==> flow/design.v (excerpt) <==
module adpll_ctr
   (
    input                     rst,
    input                     clk,
    input                     valid,
    input [5-1:0] address,
    input [26-1:0] wdata,
    input                     wstrb,
    output [1:0]              rdata,
    output reg                ready,
    input                     data_mod,  
    output                    dco_pd,
    output reg [1:0]          dco_osc_gain,
    output [4:0]              dco_c_l_rall,
    output [4:0]              dco_c_l_row,
    output [4:0]              dco_c_l_col,
    output [15:0]             dco_c_m_rall,
    output [15:0]             dco_c_m_row,
    output [15:0]             dco_c_m_col,
    output [15:0]             dco_c_s_rall,
    output [15:0]             dco_c_s_row,
    output [15:0]             dco_c_s_col,
    output                    tdc_pd,
    output                    tdc_pd_inj,
    output reg [2:0]          tdc_ctr_freq,
    input [6:0]               tdc_ripple_count,
    input [15:0]              tdc_phase
    );
For scale: ~480 flip-flops, roughly 46000 sq um of cells after synthesis.
Settings: LEC_CHECK=0, CAP_MARGIN=20, CORE_MARGIN=2, CORE_UTILIZATION=71, CTS_CLUSTER_DIAMETER=255, MAX_ROUTING_LAYER=met4, PLACE_DENSITY=0.6, SETUP_SLACK_MARGIN=5.0, SLEW_MARGIN=20; clock period 40.0 ns.
run.sh (not shown) runs the stock make flow with config.mk's settings and CLKGATE_MAP_FILE=.
The first run failed in global routing.
Then changed:
--- a/flow/config.mk
+++ b/flow/config.mk
@@ -8,8 +8,5 @@
 export CAP_MARGIN = 20
 export CORE_MARGIN = 2
-export CORE_UTILIZATION = 71
-export CTS_CLUSTER_DIAMETER = 255
-export MAX_ROUTING_LAYER = met4
+export CORE_UTILIZATION = 40
 export PLACE_DENSITY = 0.6
-export SETUP_SLACK_MARGIN = 5.0
 export SLEW_MARGIN = 20
==> flow/constraint.sdc (replaced) <==
create_clock -name core_clock -period 39.3 [get_ports {clk}]
set_input_delay 7.8600 -clock core_clock [delete_from_list [all_inputs] [get_ports {clk}]]
set_output_delay 7.8600 -clock core_clock [all_outputs]
set_load 0.01 [all_outputs]
Now the flow completed without violations.
Die size goes up by 76%.
Synthesized area does not change.
Synthesized cell count is unchanged.
Then changed:
--- a/flow/config.mk
+++ b/flow/config.mk
@@ -6,7 +6,10 @@
 export NUM_CORES = 4
 export LEC_CHECK = 0
+export ABC_AREA = 1
 export CAP_MARGIN = 20
 export CORE_MARGIN = 2
-export CORE_UTILIZATION = 40
+export CORE_UTILIZATION = 58
+export CTS_CLUSTER_DIAMETER = 323
 export PLACE_DENSITY = 0.6
 export SLEW_MARGIN = 20
+export TNS_END_PERCENT = 5
==> flow/constraint.sdc (replaced) <==
create_clock -name core_clock -period 25.4 [get_ports {clk}]
set_input_delay 5.0800 -clock core_clock [delete_from_list [all_inputs] [get_ports {clk}]]
set_output_delay 5.0800 -clock core_clock [all_outputs]
set_load 0.01 [all_outputs]
Outcome: Now the flow finished with negative setup slack left; design area rose by 8.8%; routed wire length decreases by 4.0%; core utilization grows by 32 points; non-clock buffer count rose by 903; critical path depth is higher by 27; via count rises by 9.2%.
Then changed:
--- a/flow/config.mk
+++ b/flow/config.mk
@@ -6,10 +6,6 @@
 export NUM_CORES = 4
 export LEC_CHECK = 0
-export ABC_AREA = 1
 export CAP_MARGIN = 20
 export CORE_MARGIN = 2
 export CORE_UTILIZATION = 58
-export CTS_CLUSTER_DIAMETER = 323
-export PLACE_DENSITY = 0.6
 export SLEW_MARGIN = 20
-export TNS_END_PERCENT = 5
==> flow/constraint.sdc (replaced) <==
create_clock -name core_clock -period 21.8 [get_ports {clk}]
set_input_delay 4.3600 -clock core_clock [delete_from_list [all_inputs] [get_ports {clk}]]
set_output_delay 4.3600 -clock core_clock [all_outputs]
set_load 0.01 [all_outputs]
This time the run failed in global routing (ODB-0269).
Synthesized area climbs by a little under a tenth.
Die area rose by a little under a tenth.
Synthesized cell count fell by roughly a tenth.
Then changed:
--- a/flow/config.mk
+++ b/flow/config.mk
@@ -9,3 +9,5 @@
 export CORE_MARGIN = 2
 export CORE_UTILIZATION = 58
+export SETUP_SLACK_MARGIN = 5.0
 export SLEW_MARGIN = 20
+export TNS_END_PERCENT = 5
The changed run completed, yet does not pass: negative setup slack.
Synthesized area is unchanged.
Die size does not change.
Synthesized cell count is unchanged.
Then changed:
--- a/flow/config.mk
+++ b/flow/config.mk
@@ -8,5 +8,6 @@
 export CAP_MARGIN = 20
 export CORE_MARGIN = 2
-export CORE_UTILIZATION = 58
+export CORE_UTILIZATION = 66
+export MAX_ROUTING_LAYER = met4
 export SETUP_SLACK_MARGIN = 5.0
 export SLEW_MARGIN = 20
==> flow/constraint.sdc (replaced) <==
create_clock -name core_clock -period 29.9 [get_ports {clk}]
set_input_delay 5.9800 -clock core_clock [delete_from_list [all_inputs] [get_ports {clk}]]
set_output_delay 5.9800 -clock core_clock [all_outputs]
set_load 0.01 [all_outputs]
What happened:
- Now the flow never finished: it broke off in global routing
- synthesized cell count is unchanged
- die size goes down by 12%
- area after synthesis is unchanged


Starting RTL as in the previous note.
export LEC_CHECK = 0
export ABC_AREA = 1
export CAP_MARGIN = 20
export CORE_MARGIN = 2
export CORE_UTILIZATION = 72
export CTS_CLUSTER_DIAMETER = 374
export CTS_CLUSTER_SIZE = 97
export PLACE_DENSITY = 0.43
export SLEW_MARGIN = 20
export TNS_END_PERCENT = 10
create_clock -name core_clock -period 24.1 [get_ports {clk}]
The first run died in global routing (5_1_grt) on GRT-0232.
==> next run, changes <==
Settings changed: ABC_AREA 1 to not set, CORE_UTILIZATION 72 to 10, CTS_CLUSTER_DIAMETER 374 to not set, CTS_CLUSTER_SIZE 97 to not set, PLACE_DENSITY 0.43 to 0.6, TNS_END_PERCENT 10 to not set.
Clock period 24.1 ns to 58.8 ns, I/O delays scaled along.
Now the flow went through all stages and came out clean.
Synthesized area goes up by 7.6%.
Die area rose to 7.6 times its value.
Synthesized cell count drops by about 10%.
==> next run, changes <==
Settings changed: CORE_UTILIZATION 10 to 70, MAX_ROUTING_LAYER set to met4, SETUP_SLACK_MARGIN set to -0.25.
Clock period 58.8 ns to 31.2 ns, I/O delays scaled along.
Effect:
- Now the flow died in global routing (5_1_grt)
- die area went down by 85%
- area after synthesis does not change
- synthesized cell count does not change
==> next run, changes <==
Settings changed: MAX_ROUTING_LAYER met4 to not set, PLACE_DENSITY 0.6 to not set, SETUP_SLACK_MARGIN -0.25 to 3.12.
Clock period 31.2 ns to 12.9 ns, I/O delays scaled along.
After rerunning:
- This time the run stopped in clock tree synthesis (4_1_cts) with DPL-0038
- die size is unchanged
- synthesized area does not change
- synthesized cell count does not change


adpll_ctr again, from the RTL that the note above started with.
Design adpll_ctr, start of the top module:
module adpll_ctr
   (
    input                     rst,
    input                     clk,
    input                     valid,
    input [5-1:0] address,
    input [26-1:0] wdata,
    input                     wstrb,
    output [1:0]              rdata,
    output reg                ready,
    input                     data_mod,  
    output                    dco_pd,
    output reg [1:0]          dco_osc_gain,
    output [4:0]              dco_c_l_rall,
    output [4:0]              dco_c_l_row,
    output [4:0]              dco_c_l_col,
    output [15:0]             dco_c_m_rall,
    output [15:0]             dco_c_m_row,
    output [15:0]             dco_c_m_col,
    output [15:0]             dco_c_s_rall,
    output [15:0]             dco_c_s_row,
    output [15:0]             dco_c_s_col,
    output                    tdc_pd,
    output                    tdc_pd_inj,
    output reg [2:0]          tdc_ctr_freq,
    input [6:0]               tdc_ripple_count,
    input [15:0]              tdc_phase
    );
   always @(posedge clk, posedge rst) begin
     if (rst)
       ready <= 1'b0;
     else
       ready <= valid;
   end
   reg                        rst_soft;
   reg [26-1:0]            FCW;
   reg [1:0]                  adpll_mode;
   reg                        en;
   reg [3:0]                  alpha_l;
   reg [3:0]                  alpha_m;
   reg [3:0]                  alpha_s_rx;
   reg [3:0]                  alpha_s_tx;
   reg [3:0]                  beta;
   reg [2:0]                  lambda_rx;
   reg [2:0]                  lambda_tx;
   reg [1:0]                  iir_n_rx;
   reg [1:0]                  iir_n_tx;
  ...
==> flow/config.mk <==
export PLATFORM = sky130hd
export DESIGN_NAME = adpll_ctr
export DESIGN_NICKNAME = adpll_ctr
export VERILOG_FILES = /design/flow/design.v
export SDC_FILE = /design/flow/constraint.sdc
export NUM_CORES = 4
export LEC_CHECK = 0
export CAP_MARGIN = 20
export CELL_PAD_IN_SITES_GLOBAL_PLACEMENT = 0
export CORE_MARGIN = 2
export CORE_UTILIZATION = 56
export GPL_ROUTABILITY_DRIVEN = 1
export GPL_TIMING_DRIVEN = 0
export PLACE_DENSITY = 0.37
export SETUP_SLACK_MARGIN = -2.0
export SLEW_MARGIN = 30
export TNS_END_PERCENT = 55
==> flow/constraint.sdc <==
create_clock -name core_clock -period 34.9 [get_ports {clk}]
set_input_delay 6.9800 -clock core_clock [delete_from_list [all_inputs] [get_ports {clk}]]
set_output_delay 6.9800 -clock core_clock [all_outputs]
set_load 0.01 [all_outputs]
The baseline completed and failed the layout checks on setup timing.
Rerun with:
CELL_PAD_IN_SITES_GLOBAL_PLACEMENT = default   (was 0)
CORE_UTILIZATION = 65   (was 56)
GPL_ROUTABILITY_DRIVEN = default   (was 1)
GPL_TIMING_DRIVEN = default   (was 0)
MAX_ROUTING_LAYER = met4   (was default)
PLACE_DENSITY = default   (was 0.37)
SETUP_SLACK_MARGIN = default   (was -2.0)
SLEW_MARGIN = 20   (was 30)
TNS_END_PERCENT = 5   (was 55)
clock period = 32.3 ns   (was 34.9 ns; I/O delays follow)
Effect: The new run finished with setup timing left; cell area rises by roughly a tenth; worst setup slack gains 1800 ps; global-route usage rises by 3.7 points; synthesized cell count is unchanged; via count rises by roughly a tenth.
Rerun with:
PLACE_DENSITY = 0.6   (was default)
TNS_END_PERCENT = default   (was 5)
clock period = 25.0 ns   (was 32.3 ns; I/O delays follow)
Outcome: The new run stopped in global routing (GRT-0232); synthesized cell count does not change; synthesized area stays the same; die size stays the same.
Rerun with:
CAP_MARGIN = 5   (was 20)
CORE_UTILIZATION = 71   (was 65)
clock period = 19.7 ns   (was 25.0 ns; I/O delays follow)
Result: With this change the flow did not get past clock tree synthesis. Die size is lower by 8.3%. Synthesized cell count does not change. Area after synthesis is unchanged.
Rerun with:
CAP_MARGIN = 20   (was 5)
CORE_UTILIZATION = 68   (was 71)
PLACE_DENSITY = default   (was 0.6)
TNS_END_PERCENT = 80   (was default)
clock period = 32.3 ns   (was 19.7 ns; I/O delays follow)
What happened: This time the run aborted during global routing on GRT-0232; area after synthesis does not change; die size came out higher by 4.3%; synthesized cell count stays the same.


Starting RTL as in the previous note.
Design adpll_ctr, start of the top module:
module adpll_ctr
   (
    input                     rst,
    input                     clk,
    input                     valid,
    input [5-1:0] address,
    input [26-1:0] wdata,
    input                     wstrb,
    output [1:0]              rdata,
    output reg                ready,
    input                     data_mod,  
    output                    dco_pd,
    output reg [1:0]          dco_osc_gain,
    output [4:0]              dco_c_l_rall,
    output [4:0]              dco_c_l_row,
    output [4:0]              dco_c_l_col,
    output [15:0]             dco_c_m_rall,
    output [15:0]             dco_c_m_row,
    output [15:0]             dco_c_m_col,
    output [15:0]             dco_c_s_rall,
    output [15:0]             dco_c_s_row,
    output [15:0]             dco_c_s_col,
    output                    tdc_pd,
    output                    tdc_pd_inj,
    output reg [2:0]          tdc_ctr_freq,
    input [6:0]               tdc_ripple_count,
    input [15:0]              tdc_phase
    );
Settings: LEC_CHECK=0, CAP_MARGIN=5, CORE_MARGIN=2, CORE_UTILIZATION=72, CTS_CLUSTER_DIAMETER=297, MAX_ROUTING_LAYER=met4, PLACE_DENSITY=0.6, SETUP_SLACK_MARGIN=2.56, SLEW_MARGIN=30; clock period 21.8 ns.
The first run stopped in clock tree synthesis (4_1_cts) with DPL-0038.
Edit:
==> flow/config.mk (replaced) <==
export PLATFORM = sky130hd
export DESIGN_NAME = adpll_ctr
export DESIGN_NICKNAME = adpll_ctr
export VERILOG_FILES = /design/flow/design.v
export SDC_FILE = /design/flow/constraint.sdc
export NUM_CORES = 4
export LEC_CHECK = 0
export ABC_AREA = 1
export CAP_MARGIN = 20
export CORE_ASPECT_RATIO = 0.9
export CORE_MARGIN = 2
export CORE_UTILIZATION = 58
export CTS_CLUSTER_DIAMETER = 323
export PLACE_DENSITY = 0.6
export SLEW_MARGIN = 20
export TNS_END_PERCENT = 5
Result: Now the flow produced a layout that fails on negative setup slack; synthesized cell count climbs by 12%; area after synthesis came out lower by 7.1%; die size goes up by about 15%.


## job 101
adpll_ctr again, from the RTL that the note above started with.
// adpll_ctr
module adpll_ctr
   (
    input                     rst,
    input                     clk,
    input                     valid,
    input [5-1:0] address,
    input [26-1:0] wdata,
    input                     wstrb,
    output [1:0]              rdata,
    output reg                ready,
    input                     data_mod,  
    output                    dco_pd,
    output reg [1:0]          dco_osc_gain,
    output [4:0]              dco_c_l_rall,
    output [4:0]              dco_c_l_row,
    output [4:0]              dco_c_l_col,
    output [15:0]             dco_c_m_rall,
    output [15:0]             dco_c_m_row,
    output [15:0]             dco_c_m_col,
    output [15:0]             dco_c_s_rall,
    output [15:0]             dco_c_s_row,
    output [15:0]             dco_c_s_col,
    output                    tdc_pd,
    output                    tdc_pd_inj,
    output reg [2:0]          tdc_ctr_freq,
    input [6:0]               tdc_ripple_count,
    input [15:0]              tdc_phase
    );
Settings: LEC_CHECK=0, CAP_MARGIN=20, CORE_MARGIN=2, CORE_UTILIZATION=72, CTS_CLUSTER_DIAMETER=350, CTS_CLUSTER_SIZE=15, PLACE_DENSITY_LB_ADDON=0.14, SETUP_SLACK_MARGIN=3.51, SLEW_MARGIN=20; clock period 12.1 ns.
No final results exist for job 101, since it was stopped by error DPL-0038 during 4_1_cts.
#### Input delta (job 102 over job 101)
- a deleted PLACE_DENSITY_LB_ADDON that had been 0.14
- a deleted CTS_CLUSTER_DIAMETER that had been 350
- a deleted SETUP_SLACK_MARGIN that had been 3.51
- a deleted CTS_CLUSTER_SIZE that had been 15
- a change of CORE_UTILIZATION from 72 to 58
- a change of the clock period (ns, I/O delays scaled along) from 12.1 to 32.3
### Flow results
Diff job 101 and job 102: floorplan core area higher in job 102
Note that the total placed instance area recorded for job 101 amounts to 1.08 times the value seen in job 102.
Diff job 101 -> job 102 | die width | up by more than 10%
Taking job 101 as the reference, in job 102 HPWL after detailed placement fell 28%, die area rose about 24%, cell count after placement fell about 3.5%, standard-cell row count rose 12%.
Final checks on job 102, whose flow otherwise completed, came back failing, citing negative setup slack.
Changes in job 103 relative to job 102:
- TNS_END_PERCENT now 5, previously not set
- SETUP_SLACK_MARGIN now 4.58, previously not set
- CORE_UTILIZATION now 68, was 58
- MAX_ROUTING_LAYER now met4, previously not set
- CTS_CLUSTER_DIAMETER now 283, previously not set
==> results <==
- FAIL job 103 @ 5_1_grt: tool exited with error
- Diff job 103..job 102 | post-synthesis cell area | unchanged
- The placement row count of job 103 is lower than that of job 102.
- Job 103 vs job 102, post-cts resize count went up by 106.
Input changes introduced in job 104 (baseline for comparison: job 103):
- CTS_CLUSTER_DIAMETER: 283 -> unset
- PLACE_DENSITY: unset -> 0.6
- TNS_END_PERCENT: 5 -> unset
- SETUP_SLACK_MARGIN: 4.58 -> 5.0
- the clock period (ns, I/O delays scaled along): 32.3 -> 40.0
==> comparison <==
Job 104 | stages: all done | timing, DRC, antenna: all pass
Reported for job 103 and job 104, post-synthesis sequential area ratio turned out identical to the last digit.
Job 104 has post-place setup slack above what job 103 had.
As far as tally of buffers added on design ports goes, job 103 and job 104 are indistinguishable; the numbers are identical.
Changes observed in job 104 relative to job 103: starting utilization of the core area about even; mapped cell area shows no meaningful change; estimated wirelength of the detail-placed design went down by 13%; share of the synthesized netlist area taken by xor and xnor gates saw little to no change; total cell area at the placement stage fell 13%.
Job 103 -> job 104: post-CTS setup-driven buffer insertion count increased by more than half
NOTE number of gates given a new drive strength after cts job 103->job 104 increased by more than half


adpll_ctr again, from the RTL that the note above started with.
Settings: LEC_CHECK=0, ABC_AREA=1, CAP_MARGIN=5, CORE_MARGIN=2, CORE_UTILIZATION=72, CTS_CLUSTER_DIAMETER=374, CTS_CLUSTER_SIZE=97, PLACE_DENSITY=0.43, SLEW_MARGIN=20, TNS_END_PERCENT=10; clock period 21.5 ns.
The baseline failed in global routing (5_1_grt), error GRT-0116.
Next try:
Settings changed: ABC_AREA 1 to default, CAP_MARGIN 5 to 20, CORE_UTILIZATION 72 to 35, CTS_CLUSTER_DIAMETER 374 to default, CTS_CLUSTER_SIZE 97 to default, PLACE_DENSITY 0.43 to 0.6, TNS_END_PERCENT 10 to default.
Clock period 21.5 ns to 39.3 ns, I/O delays scaled along.
What happened:
- The changed run finished with timing, DRC and antenna clean
- synthesized area came out higher by a little under a tenth
- die size came out higher by well over a third
- synthesized cell count came out lower by roughly a tenth
